## UT_TOP
module UT_TOP (
    clk, 
    rst_n, 
    in_valid, 
    in_time,
    out_valid, 
    out_display, 
    out_day
);
Size: ~2200 cells after synthesis, about 42 I/O pins, about 15000 um^2 of cells after synthesis.
clock: 11.6 ns
lec_check: 0
cap_margin: 5
cell_pad_in_sites_detail_placement: 1
core_aspect_ratio: 0.67
core_margin: 2
core_utilization: 40
cts_cluster_diameter: 97
cts_cluster_size: 94
gpl_routability_driven: 1
gpl_timing_driven: 1
min_routing_layer: met2
place_density: 0.53
slew_margin: 10
tns_end_percent: 15
run.sh (not shown) runs the stock make flow with config.mk's settings and CLKGATE_MAP_FILE=.
The first run stopped in 5_1_grt.
Change:
==> flow/config.mk (replaced) <==
export PLATFORM = sky130hd
export DESIGN_NAME = UT_TOP
export DESIGN_NICKNAME = UT_TOP
export VERILOG_FILES = /design/flow/design.v
export SDC_FILE = /design/flow/constraint.sdc
export NUM_CORES = 4
export LEC_CHECK = 0
export CAP_MARGIN = 20
export CORE_MARGIN = 2
export CORE_UTILIZATION = 72
export CTS_CLUSTER_SIZE = 61
export PLACE_DENSITY_LB_ADDON = 0.0
export SLEW_MARGIN = 20
==> flow/constraint.sdc (replaced) <==
create_clock -name core_clock -period 7.54 [get_ports {clk}]
set_input_delay 1.5080 -clock core_clock [delete_from_list [all_inputs] [get_ports {clk}]]
set_output_delay 1.5080 -clock core_clock [all_outputs]
set_load 0.01 [all_outputs]
Result:
- The new run failed in 5_1_grt
- area after synthesis is unchanged
- die area is lower by 44%
- synthesized cell count is unchanged
Change:
--- a/flow/config.mk
+++ b/flow/config.mk
@@ -9,5 +9,3 @@
 export CORE_MARGIN = 2
-export CORE_UTILIZATION = 72
-export CTS_CLUSTER_SIZE = 61
-export PLACE_DENSITY_LB_ADDON = 0.0
+export CORE_UTILIZATION = 65
 export SLEW_MARGIN = 20
==> flow/constraint.sdc (replaced) <==
create_clock -name core_clock -period 13.2 [get_ports {clk}]
set_input_delay 2.6400 -clock core_clock [delete_from_list [all_inputs] [get_ports {clk}]]
set_output_delay 2.6400 -clock core_clock [all_outputs]
set_load 0.01 [all_outputs]
- The new run completed, yet does not pass: setup timing
- die size went up by roughly a tenth
- area after synthesis stays the same
- synthesized cell count does not change
Change:
--- a/flow/config.mk
+++ b/flow/config.mk
@@ -9,3 +9,3 @@
 export CORE_MARGIN = 2
-export CORE_UTILIZATION = 65
+export CORE_UTILIZATION = 40
 export SLEW_MARGIN = 20
==> flow/constraint.sdc (replaced) <==
create_clock -name core_clock -period 14.8 [get_ports {clk}]
set_input_delay 2.9600 -clock core_clock [delete_from_list [all_inputs] [get_ports {clk}]]
set_output_delay 2.9600 -clock core_clock [all_outputs]
set_load 0.01 [all_outputs]
Result:
- Now the flow ran to the end with no violations
- worst hold slack degrades by 15 ps
- cell area decreases by 4.3%
- non-clock buffer count decreases by 154
- setup slack improves by 1700 ps
- clock skew stays flat
- final cell count increases by 1.4%
- synthesized cell count stays the same
- global-route usage decreases by 19 points
Change:
--- a/flow/config.mk
+++ b/flow/config.mk
@@ -7,5 +7,8 @@
 export LEC_CHECK = 0
+export ABC_AREA = 1
 export CAP_MARGIN = 20
 export CORE_MARGIN = 2
-export CORE_UTILIZATION = 40
+export CORE_UTILIZATION = 62
+export CTS_CLUSTER_DIAMETER = 191
+export CTS_CLUSTER_SIZE = 97
 export SLEW_MARGIN = 20
==> flow/constraint.sdc (replaced) <==
create_clock -name core_clock -period 14.1 [get_ports {clk}]
set_input_delay 2.8200 -clock core_clock [delete_from_list [all_inputs] [get_ports {clk}]]
set_output_delay 2.8200 -clock core_clock [all_outputs]
set_load 0.01 [all_outputs]
Outcome: With this change the flow ran to the end with violations: setup timing; area after synthesis goes down by 3.2%; fmax goes down by 1.7%; cell count goes up by 1.3%; global-route usage goes up by 15 points; synthesized cell count goes up by 10%; cell area goes down by 5.8%; via count goes up by 6.4%.
Change:
--- a/flow/config.mk
+++ b/flow/config.mk
@@ -7,8 +7,6 @@
 export LEC_CHECK = 0
-export ABC_AREA = 1
 export CAP_MARGIN = 20
 export CORE_MARGIN = 2
-export CORE_UTILIZATION = 62
-export CTS_CLUSTER_DIAMETER = 191
-export CTS_CLUSTER_SIZE = 97
+export CORE_UTILIZATION = 68
+export CTS_CLUSTER_SIZE = 13
 export SLEW_MARGIN = 20
==> flow/constraint.sdc (replaced) <==
create_clock -name core_clock -period 12.2 [get_ports {clk}]
set_input_delay 2.4400 -clock core_clock [delete_from_list [all_inputs] [get_ports {clk}]]
set_output_delay 2.4400 -clock core_clock [all_outputs]
set_load 0.01 [all_outputs]
=> The changed run completed and failed the layout checks on setup timing; final area goes up by 15%; setup slack degrades by 3600 ps; sequential share of layout area goes down by 1.6 points; global-route usage goes up by 8.2 points.

* * *

UT_TOP again, from the RTL that the note above started with.
clock: 12.2 ns
lec_check: 0
cap_margin: 20
cell_pad_in_sites_detail_placement: 1
cell_pad_in_sites_global_placement: 1
core_margin: 3
core_utilization: 18
cts_cluster_diameter: 191
cts_cluster_size: 82
gpl_routability_driven: 0
gpl_timing_driven: 0
max_routing_layer: met5
place_density: 0.63
setup_slack_margin: 0.24
slew_margin: 20
The baseline completed, yet does not pass: negative setup slack.
Change:
- GPL_TIMING_DRIVEN: 0 -> default
- PLACE_DENSITY: 0.63 -> default
- PLACE_DENSITY_LB_ADDON: default -> 0.08
=> The changed run finished but failed the layout checks on negative setup slack. Via count stays flat. Core utilization rose by 1.3 points. Clock skew rose by 9.9 ps. Routed wire length rose by 12%. Cell area rose by 5.7%. Hold slack stays flat. First-iteration DRC count fell by 36%. Register-to-register slack gains 160 ps.
Change:
- ABC_AREA: default -> 1
- CELL_PAD_IN_SITES_DETAIL_PLACEMENT: 1 -> default
- CELL_PAD_IN_SITES_GLOBAL_PLACEMENT: 1 -> default
- CORE_MARGIN: 3 -> 2
- CORE_UTILIZATION: 18 -> 71
- CTS_CLUSTER_DIAMETER: 191 -> default
- CTS_CLUSTER_SIZE: 82 -> default
- GPL_ROUTABILITY_DRIVEN: 0 -> default
- MAX_ROUTING_LAYER: met5 -> default
- PLACE_DENSITY_LB_ADDON: 0.08 -> default
- SETUP_SLACK_MARGIN: 0.24 -> default
- clock period: 12.2 -> 14.4 ns (I/O delays scaled with it)
What happened: Now the flow ended with an error in 5_1_grt. Synthesized area goes down by 3.2%. Die size went down by 75%. Synthesized cell count came out higher by about 10%.
Change:
- ABC_AREA: 1 -> default
- CORE_UTILIZATION: 71 -> 40
- clock period: 14.4 -> 12.2 ns (I/O delays scaled with it)
Result: The changed run finished with negative setup slack left; die size came out higher by 81%; area after synthesis came out higher by 3.4%; synthesized cell count came out lower by 9.4%.

* * *

Starting RTL as in the previous note.
export LEC_CHECK = 0
export CAP_MARGIN = 20
export CORE_MARGIN = 9
export CORE_UTILIZATION = 28
export CTS_CLUSTER_DIAMETER = 130
export CTS_CLUSTER_SIZE = 98
export SLEW_MARGIN = 20
create_clock -name core_clock -period 15.0 [get_ports {clk}]
Next try:
--- a/flow/config.mk
+++ b/flow/config.mk
@@ -7,7 +7,5 @@
 export LEC_CHECK = 0
 export CAP_MARGIN = 20
-export CORE_MARGIN = 9
-export CORE_UTILIZATION = 28
-export CTS_CLUSTER_DIAMETER = 130
-export CTS_CLUSTER_SIZE = 98
+export CORE_MARGIN = 2
+export CORE_UTILIZATION = 40
 export SLEW_MARGIN = 20
What happened:
- The changed run completed with no timing, DRC or antenna violations
- design area falls by 1.4%
- routed wire length falls by 3.4%
- hold slack got worse by 0.0081 ns
- non-clock buffer count rises by 6
- utilization rises by 14 points
- sequential share of layout area rises by 0.17 points
- setup slack got worse by 0.085 ns
- final cell count falls by 6.1%
- via count falls by 1.4%
Next try:
--- a/flow/config.mk
+++ b/flow/config.mk
@@ -7,5 +7,8 @@
 export LEC_CHECK = 0
 export CAP_MARGIN = 20
+export CELL_PAD_IN_SITES_DETAIL_PLACEMENT = 2
+export CELL_PAD_IN_SITES_GLOBAL_PLACEMENT = 2
 export CORE_MARGIN = 2
 export CORE_UTILIZATION = 40
+export MAX_ROUTING_LAYER = met4
 export SLEW_MARGIN = 20
This time the run ran to the end with violations: negative setup slack.
Utilization goes up by 2.3 points.
Die area is unchanged.
Cell count increases by 2.5%.
Fmax fell by 9.0%.
Next try:
==> flow/config.mk (replaced) <==
export PLATFORM = sky130hd
export DESIGN_NAME = UT_TOP
export DESIGN_NICKNAME = UT_TOP
export VERILOG_FILES = /design/flow/design.v
export SDC_FILE = /design/flow/constraint.sdc
export NUM_CORES = 4
export LEC_CHECK = 0
export CAP_MARGIN = 20
export CORE_MARGIN = 2
export CORE_UTILIZATION = 41
export SLEW_MARGIN = 20
==> flow/constraint.sdc (replaced) <==
create_clock -name core_clock -period 14.8 [get_ports {clk}]
set_input_delay 2.9600 -clock core_clock [delete_from_list [all_inputs] [get_ports {clk}]]
set_output_delay 2.9600 -clock core_clock [all_outputs]
set_load 0.01 [all_outputs]
Result:
- Now the flow completed with no timing, DRC or antenna violations
- setup slack gains 1.3 ns
- non-clock buffer count drops by 44
- sequential share of layout area climbs by 0.43 points
- routed wire length drops by about 40%
- critical path depth drops by 3
- cell count drops by 1.7%
Next try:
--- a/flow/config.mk
+++ b/flow/config.mk
@@ -8,4 +8,7 @@
 export CAP_MARGIN = 20
 export CORE_MARGIN = 2
-export CORE_UTILIZATION = 41
+export CORE_UTILIZATION = 43
+export CTS_CLUSTER_DIAMETER = 130
+export CTS_CLUSTER_SIZE = 98
+export SETUP_SLACK_MARGIN = -1.3
 export SLEW_MARGIN = 20
==> flow/constraint.sdc (replaced) <==
create_clock -name core_clock -period 15.0 [get_ports {clk}]
set_input_delay 3.0000 -clock core_clock [delete_from_list [all_inputs] [get_ports {clk}]]
set_output_delay 3.0000 -clock core_clock [all_outputs]
set_load 0.01 [all_outputs]
With this change the flow finished but fails on negative setup slack.
Sequential share of layout area is higher by 0.64 points.
Synthesized area is unchanged.
Via count drops by 2.0%.
Register-to-register slack is worse by 0.46 ns.

* * *

Starting RTL as in the previous note.
// UT_TOP
module UT_TOP (
    clk, 
    rst_n, 
    in_valid, 
    in_time,
    out_valid, 
    out_display, 
    out_day
);
input        clk, rst_n, in_valid;
input [30:0] in_time;
output reg       out_valid;
output reg [3:0] out_display;
output reg [2:0] out_day;
reg  [3:0]  current_state, next_state;
parameter IDLE       = 4'd0  ;
parameter INPUT      = 4'd1  ;
parameter CAL_16YEAR = 4'd2  ;
parameter CAL_4YEAR  = 4'd3  ;
parameter CAL_YEAR   = 4'd4  ;
parameter CAL_MONTH  = 4'd5  ;
parameter CAL_DAY    = 4'd6  ;
parameter CAL_4HOUR  = 4'd7  ;
parameter CAL_HOUR   = 4'd8  ;
parameter CAL_15MIN  = 4'd9  ;
parameter CAL_MIN    = 4'd10 ;
parameter CAL_SEC    = 4'd11 ;
parameter OUT        = 4'd12 ;
parameter time_16years      = 31'd504921600;   
parameter time_4years       = 31'd126230400;   
parameter time_common_years = 31'd31536000;    
parameter time_leap_years   = 31'd31622400;    
parameter time_odd_month    = 31'd2678400;     
parameter time_even_month   = 31'd2592000;     
parameter time_leap_month   = 31'd2505600;     
parameter time_com_month    = 31'd2419200;     
  ...
Settings: LEC_CHECK=0, CAP_MARGIN=20, CORE_MARGIN=9, CORE_UTILIZATION=53, CTS_CLUSTER_DIAMETER=130, CTS_CLUSTER_SIZE=98, PLACE_DENSITY=0.38, SETUP_SLACK_MARGIN=-1.3, SLEW_MARGIN=20; clock period 15.0 ns.
The baseline finished with setup timing left.
Rerun with:
Settings changed: CORE_MARGIN 9 to 2, CORE_UTILIZATION 53 to 68, CTS_CLUSTER_DIAMETER 130 to default, CTS_CLUSTER_SIZE 98 to default, PLACE_DENSITY 0.38 to default, SETUP_SLACK_MARGIN -1.3 to default, TNS_END_PERCENT from default to 5.
Clock period 15.0 ns to 14.4 ns, I/O delays scaled along.
The changed run finished but failed the layout checks on setup timing.
Clock skew goes up by 0.0041 ns.
Critical path depth goes down by 1.
Design area goes up by 3.5%.
Worst setup slack degrades by 0.28 ns.
Sequential share of layout area goes down by 0.41 points.
Global-route usage goes up by 15 points.
Rerun with:
Settings changed: ABC_AREA from default to 1, CTS_CLUSTER_DIAMETER from default to 222, CTS_CLUSTER_SIZE from default to 40, TNS_END_PERCENT 5 to default.
Clock period 14.4 ns to 12.2 ns, I/O delays scaled along.
Outcome: This time the run stopped in 5_1_grt; synthesized area shrinks by a few percent; die size fell by a few percent; synthesized cell count went up by roughly a tenth.
Rerun with:
Settings changed: ABC_AREA 1 to default, CELL_PAD_IN_SITES_DETAIL_PLACEMENT from default to 1, CELL_PAD_IN_SITES_GLOBAL_PLACEMENT from default to 1, CORE_MARGIN 2 to 3, CORE_UTILIZATION 68 to 18, CTS_CLUSTER_DIAMETER 222 to 191, CTS_CLUSTER_SIZE 40 to 82, GPL_ROUTABILITY_DRIVEN from default to 1, GPL_TIMING_DRIVEN from default to 0, MAX_ROUTING_LAYER from default to met4, PLACE_DENSITY from default to 0.63, SETUP_SLACK_MARGIN from default to 0.24.
=> With this change the flow reached the layout checks and failed them: setup timing; die area is higher to 3.9 times its value; synthesized area grows by a few percent; synthesized cell count fell by roughly a tenth.

* * *

Starting RTL as in the previous note.
clock: 12.1 ns
lec_check: 0
cap_margin: 20
core_margin: 7
core_utilization: 17
min_routing_layer: met2
place_density_lb_addon: 0.05
setup_slack_margin: -0.73
slew_margin: 20
The baseline completed, yet does not pass: negative setup slack.
Rerun with:
ABC_AREA = 1   (was default)
CELL_PAD_IN_SITES_DETAIL_PLACEMENT = 1   (was default)
CTS_CLUSTER_SIZE = 25   (was default)
GPL_ROUTABILITY_DRIVEN = 0   (was default)
SETUP_SLACK_MARGIN = default   (was -0.73)
clock period = 19.0 ns   (was 12.1 ns; I/O delays follow)
Result: Now the flow finished with timing, DRC and antenna clean. Global-route usage increases by 1.3 points. Cell count decreases by 1.6%. Fmax decreases by 12%. Worst hold slack gets better by 0.0090 ns. Non-clock buffer count decreases by 333.

* * *

UT_TOP again, from the RTL that the note above started with.
make LEC_CHECK=0 ABC_AREA=1 CAP_MARGIN=20 CORE_ASPECT_RATIO=1.35 CORE_MARGIN=2 CORE_UTILIZATION=72 CTS_CLUSTER_DIAMETER=69 CTS_CLUSTER_SIZE=10 SLEW_MARGIN=20 finish   # period 12.3 ns
The baseline stopped in global routing (5_1_grt).
Then changed:
--- a/flow/config.mk
+++ b/flow/config.mk
@@ -9 +9 @@
-export CAP_MARGIN = 20
+export CAP_MARGIN = 40
@@ -14,0 +15,2 @@
+export PLACE_DENSITY_LB_ADDON = 0.09
+export SETUP_SLACK_MARGIN = 3.64
=> The changed run never finished: it broke off in global routing (5_1_grt) (GRT-0116). Synthesized cell count is unchanged. Die size is unchanged. Synthesized area stays the same.

* * *

Setup of P:
Starting RTL as in the previous note.
make LEC_CHECK=0 CAP_MARGIN=20 CORE_MARGIN=9 CORE_UTILIZATION=60 CTS_CLUSTER_DIAMETER=130 CTS_CLUSTER_SIZE=98 SETUP_SLACK_MARGIN=-1.42 SLEW_MARGIN=20 TNS_END_PERCENT=35 finish   # period 15.0 ns
P finished every stage; the final checks, however, were not passed, the failures being negative setup slack.
The following lists how Q was set up differently from P:
- CTS_CLUSTER_DIAMETER no longer set, was 130
- SETUP_SLACK_MARGIN now -0.73, was -1.42
- PLACE_DENSITY_LB_ADDON now 0.05, previously not set
- CORE_MARGIN now 2, was 9
- TNS_END_PERCENT no longer set, was 35
- MIN_ROUTING_LAYER now met1, previously not set
- CTS_CLUSTER_SIZE no longer set, was 98
- the clock period (ns, I/O delays scaled along) now 13.3, was 15.0
### Flow results
FAIL for each of P and Q. Although P finished all stages, its layout failed final checks on negative setup slack. Comparing P and Q, the lower setup slack was measured on Q. Summary: with P as the reference, count of plain and timing-repair buffers in the layout in Q moved up by more than half. On post-layout utilization of the core, the higher figure sits with Q, not P. Q -> P: total of flip-flops plus latches after synthesis flat. Higher number of placed cells counting well taps was reported by Q, not P. Re combinational gate area: Q is about 4.5% up on P.
### Q -> R
- CTS_CLUSTER_SIZE: unset -> 29
- ABC_AREA: unset -> 1
- CORE_UTILIZATION: 60 -> 72
- CTS_CLUSTER_DIAMETER: unset -> 129
- the clock period (ns, I/O delays scaled along): 13.3 -> 8.99
## What came out
No final results exist for R, since it was stopped by error GRT-0116 during global routing.
R vs. Q: post-synthesis cell count from yosys went up by about 10%, effective utilization at floorplan rose by 12 points, synthesized cell area went down about 3.2%.
